==> flow/design.v (excerpt) <==
module mdc (clk, rst_n, start, A, B, out, done);
input clk, rst_n, start;
input [7:0] A, B;
output reg [7:0] out;
output reg done;
reg [1:0] state;
reg [7:0] A_aux, B_aux;
localparam IDLE = 2'b00;
localparam SUBTRACT = 2'b01;
localparam FINISHED = 2'b10;
always @(posedge clk or negedge rst_n) begin
    if (!rst_n) begin
        state <= IDLE;
        out <= 0;
        done <= 0;
    end else begin
        done <= 0;
        case (state)
            IDLE: begin
                state <= IDLE;
                if (start) begin
                    state <= SUBTRACT;
                    A_aux <= A;
                    B_aux <= B;
                end
            end
            SUBTRACT: begin
                state <= SUBTRACT;
                if (A_aux > B_aux)
                    A_aux <= A_aux - B_aux;
                else if (B_aux > A_aux)
                    B_aux <= B_aux - A_aux;
                else
                    state <= FINISHED;
            end
            FINISHED: begin
                state <= IDLE;
                done <= 1;
                out <= A_aux;
            end
            default: state <= IDLE;
        endcase
    end
end
endmodule
Size: ~210 cells after synthesis, roughly 28 flip-flops, about 2000 um2 of cells after synthesis.
==> flow/config.mk <==
export PLATFORM = sky130hd
export DESIGN_NAME = mdc
export DESIGN_NICKNAME = mdc
export VERILOG_FILES = /design/flow/design.v
export SDC_FILE = /design/flow/constraint.sdc
export NUM_CORES = 4
export LEC_CHECK = 0
export CAP_MARGIN = 40
export CORE_MARGIN = 2
export CORE_UTILIZATION = 72
export CTS_BUF_LIST = sky130_fd_sc_hd__clkbuf_16
export CTS_CLUSTER_SIZE = 89
export GPL_TIMING_DRIVEN = 1
export SETUP_SLACK_MARGIN = 1.05
export SLEW_MARGIN = 20
==> flow/constraint.sdc <==
create_clock -name core_clock -period 3.94 [get_ports {clk}]
set_input_delay 0.7880 -clock core_clock [delete_from_list [all_inputs] [get_ports {clk}]]
set_output_delay 0.7880 -clock core_clock [all_outputs]
set_load 0.01 [all_outputs]
run.sh (not shown) runs the stock make flow with config.mk's settings and CLKGATE_MAP_FILE=.
The first run passed the timing, design-rule and antenna checks.
==> next run, changes <==
Settings changed: CORE_UTILIZATION 72 to 68, CTS_CLUSTER_SIZE 89 to unset, GPL_TIMING_DRIVEN 1 to unset, SETUP_SLACK_MARGIN 1.05 to unset.
Clock period 3.94 ns to 2.15 ns, I/O delays scaled along.
Outcome:
- The new run never finished: it broke off in 5_1_grt with DPL-0038
- area after synthesis does not change
- die size is higher by a few percent
- synthesized cell count does not change
==> next run, changes <==
Settings changed: CAP_MARGIN 40 to 20, CORE_UTILIZATION 68 to 40.
Clock period 2.15 ns to 4.0 ns, I/O delays scaled along.
This time the run finished clean.
Die size climbs by about 65%.
Synthesized cell count does not change.
Synthesized area is unchanged.
==> next run, changes <==
Settings changed: CAP_MARGIN 20 to 15, CORE_ASPECT_RATIO set to 0.59, CORE_MARGIN 2 to 4, CORE_UTILIZATION 40 to 43, CTS_CLUSTER_DIAMETER set to 304, GPL_ROUTABILITY_DRIVEN set to 0, GPL_TIMING_DRIVEN set to 0, HOLD_SLACK_MARGIN set to 0.23, PLACE_DENSITY_LB_ADDON set to 0.14, SLEW_MARGIN 20 to 15, TNS_END_PERCENT set to 40.
The changed run completed without violations.
Via count goes up by 3.1%.
Non-clock buffer count went up by 7.
Critical path depth is unchanged.

---

Setup of run 1:
mdc again, from the RTL that the note above started with.
Settings: LEC_CHECK=0, CAP_MARGIN=40, CORE_ASPECT_RATIO=0.5, CORE_MARGIN=10, CORE_UTILIZATION=56, CTS_BUF_LIST=sky130_fd_sc_hd__clkbuf_16, CTS_CLUSTER_DIAMETER=214, CTS_CLUSTER_SIZE=89, GPL_TIMING_DRIVEN=1, HOLD_SLACK_MARGIN=0.27, PLACE_DENSITY=0.36, SETUP_SLACK_MARGIN=1.41, SLEW_MARGIN=20, TNS_END_PERCENT=5; clock period 4.87 ns.
Modified inputs, run 2 compared to run 1
Settings: CORE_UTILIZATION now 68, was 56; SETUP_SLACK_MARGIN now -0.13, was 1.41; TNS_END_PERCENT no longer set, was 5; CORE_ASPECT_RATIO no longer set, was 0.5; HOLD_SLACK_MARGIN now 0.29, was 0.27; CORE_MARGIN now 2, was 10; ABC_AREA now 1, previously not set; CTS_CLUSTER_DIAMETER no longer set, was 214; PLACE_DENSITY no longer set, was 0.36; the clock period (ns, I/O delays scaled along) now 1.89, was 4.87.
==> results <==
- No crash in run 2: every stage finished, but the layout fails its final checks due to negative setup slack.
- Run 2: global router's overall resource usage higher than run 1
- Per the comparison of run 2 with run 1, full die area -50%; wire length of the first global-routing pass +1900 um; average instance area after synthesis -about 20%.
- The count of cell instances traversed by the critical path of run 2 exceeds that of run 1 by 5.
- Taking run 2 as 1.0, run 1 lands at 0.69 on detailed-route via count.
- The final reports for run 2 and run 1 show number of setup buffers added after CTS higher in the former.
- Going from run 1 to run 2, growth of design area from synthesis to finish grows by 18 points.
- Worst path buffer plus inverter count, run 2 and run 1: smaller value in run 1
Input-level comparison between run 3 and run 2:
Settings: clearing HOLD_SLACK_MARGIN, which used to be 0.29; clearing SETUP_SLACK_MARGIN, which used to be -0.13; clearing ABC_AREA, which used to be 1; clearing CTS_CLUSTER_SIZE, which used to be 89; clearing GPL_TIMING_DRIVEN, which used to be 1; swapping 1.89 for 2.12 in the clock period (ns, I/O delays scaled along).
--- outcome ---
Flow for run 3 halted at clock tree synthesis (4_1_cts), error code DPL-0038.
Relative to run 2, detailed-placement wirelength estimate has increased by 32% in run 3.
When the final numbers for run 3 and run 2 were put side by side, the summed standard-cell area reported by yosys turned out to be greater in run 3.
From run 2 to run 3 the numbers moved as follows: synthesized net count decreased 41, count of buffers from port buffering comparable, placed cell area shows an increase of 6.3%, placeable core area increased by about 2.7% relative to the old numbers.
What run 4 does differently from run 3 at the input level:
Settings: swapping 68 for 66 in CORE_UTILIZATION; swapping 40 for 0 in CAP_MARGIN; swapping 2.12 for 2.15 in the clock period (ns, I/O delays scaled along).
Notes after the runs:
Run 4 got as far as global routing (5_1_grt), where a tool error ended the run. Run 3 and run 4 ended up with roughly the same total I/O pin count. In run 4 the height of the die turned out about 1.4% higher than in run 3. Horizontal die dimension for run 4: about 1.4% up relative to run 3. Placed instance area delta for run 4 relative to run 3: 40 um^2 lower. Comparing run 4 against run 3, there is no change at all in count of mapped cells out of synthesis. Compared with run 3, run 4 shows a die area that is 95 um^2 higher. The estimated wirelength of the detail-placed design in run 4 was lower than what run 3 gave.
> inputs changed (run 4 -> run 5)
Settings: CAP_MARGIN now 20, was 0; CORE_UTILIZATION now 59, was 66; the clock period (ns, I/O delays scaled along) now 1.86, was 2.15.
Findings:
- global routing (5_1_grt): run 5 exited with error
- In run 5 relative to run 4, die area had gone up by more than 10%.
- HPWL reported at the end of detailed placement (run 4 / run 5): 0.902
- Run 5 vs. run 4: placement row count increased 2, post-synthesis share of cell area spent on and-or and or-and gates comparable, clock buffer count from CTS neither gained nor lost much.
- Between run 5 and run 4, effective utilization at floorplan is higher for run 4, run 5 comes in under that.
- Post-synthesis instance total of run 5 is on par with run 4.
- Count of distinct cell types in the synthesized netlist: run 5 vs run 4 — no meaningful difference
- Total cell area at the placement stage is lower on run 4
- Run 5 vs. run 4: last weighted congestion value of the routability-driven placer went down by 4.8%.

---

Setup of build 8:
Starting RTL as in the previous note.
Settings: LEC_CHECK=0, CAP_MARGIN=35, CORE_ASPECT_RATIO=0.5, CORE_MARGIN=2, CORE_UTILIZATION=72, CTS_BUF_LIST=sky130_fd_sc_hd__clkbuf_16, CTS_CLUSTER_DIAMETER=396, CTS_CLUSTER_SIZE=98, SETUP_SLACK_MARGIN=1.0, SLEW_MARGIN=20; clock period 3.51 ns.
Build 8 went all the way through the flow, and no timing, DRC or antenna check failed.
--- input diff build 8..build 47 ---
==> flow/config.mk <==
export PLATFORM = sky130hd
export DESIGN_NAME = mdc
export DESIGN_NICKNAME = mdc
export VERILOG_FILES = /design/flow/design.v
export SDC_FILE = /design/flow/constraint.sdc
export NUM_CORES = 4
export LEC_CHECK = 0
export CAP_MARGIN = 40
export CORE_MARGIN = 2
export CORE_UTILIZATION = 68
export CTS_BUF_LIST = sky130_fd_sc_hd__clkbuf_16
export SLEW_MARGIN = 20
==> flow/constraint.sdc <==
create_clock -name core_clock -period 2.16 [get_ports {clk}]
set_input_delay 0.4320 -clock core_clock [delete_from_list [all_inputs] [get_ports {clk}]]
set_output_delay 0.4320 -clock core_clock [all_outputs]
set_load 0.01 [all_outputs]
### Flow results
Across build 8 and build 47, a clean result was obtained everywhere but in build 47.
Build 47 got as far as global routing (5_1_grt), where a tool error ended the run.
From build 8 to build 47 the numbers moved as follows: sequential-to-total area share from yosys stat shows no meaningful change; instance area at placement shows an increase of 9.7%; quantity of gates resized following cts shows an increase of 11; placed wire-length estimate after detailed placement shows an increase of 400 um.
Build 47 ends up with a final weighted congestion of routability-driven global placement that is 0.0057 higher than in build 8.
Between build 47 and build 8, it is build 47 whose die area is higher, by about 4.6%.
Cell count in the Yosys report delta (build 8 -> build 47): insignificant
Going from build 8 to build 47, the total placed cells including tap cells was found to have gone up by about 7%.
diff inputs: build 47 => build 87
diff --git a/flow/config.mk b/flow/config.mk
--- a/flow/config.mk
+++ b/flow/config.mk
@@ -7,3 +7,3 @@
 export LEC_CHECK = 0
-export CAP_MARGIN = 40
+export CAP_MARGIN = 20
 export CORE_MARGIN = 2
@@ -11,2 +11,3 @@
 export CTS_BUF_LIST = sky130_fd_sc_hd__clkbuf_16
+export CTS_CLUSTER_SIZE = 21
 export SLEW_MARGIN = 20
==> flow/constraint.sdc <==
create_clock -name core_clock -period 2.15 [get_ports {clk}]
set_input_delay 0.4300 -clock core_clock [delete_from_list [all_inputs] [get_ports {clk}]]
set_output_delay 0.4300 -clock core_clock [all_outputs]
set_load 0.01 [all_outputs]
### Flow results
Build 87: aborted in global routing (5_1_grt) (tool error)
As far as async set or reset register ratio after synthesis goes, build 87 and build 47 are indistinguishable; the numbers are identical.
Die size across build 47 and build 87: no real change.
Diff build 87..build 47 | number of I/O pins | negligible
Per the comparison of build 87 with build 47, synthesized instance count ~0 delta; portion of the post-synthesis area used by sequential elements ~0 delta.
Here is what was changed in the inputs of build 81 compared with build 87.
diff --git a/flow/config.mk b/flow/config.mk
--- a/flow/config.mk
+++ b/flow/config.mk
@@ -7,3 +7,3 @@
 export LEC_CHECK = 0
-export CAP_MARGIN = 20
+export CAP_MARGIN = 0
 export CORE_MARGIN = 2
@@ -11,3 +11,2 @@
 export CTS_BUF_LIST = sky130_fd_sc_hd__clkbuf_16
-export CTS_CLUSTER_SIZE = 21
 export SLEW_MARGIN = 20
==> flow/constraint.sdc <==
create_clock -name core_clock -period 2.21 [get_ports {clk}]
set_input_delay 0.4420 -clock core_clock [delete_from_list [all_inputs] [get_ports {clk}]]
set_output_delay 0.4420 -clock core_clock [all_outputs]
set_load 0.01 [all_outputs]
==> results <==
Build 81: it failed during global routing (5_1_grt), and the tool reported GRT-0232. Compared with build 87, build 81 shows a placed cell area that is 0.81% lower. Build 81 and build 87 ended up with nearly the same initial core utilization. Number of cells upsized or downsized after cts: build 81 higher than build 87. Pre-CTS setup slack up 7.2 ps in build 81 wrt build 87.
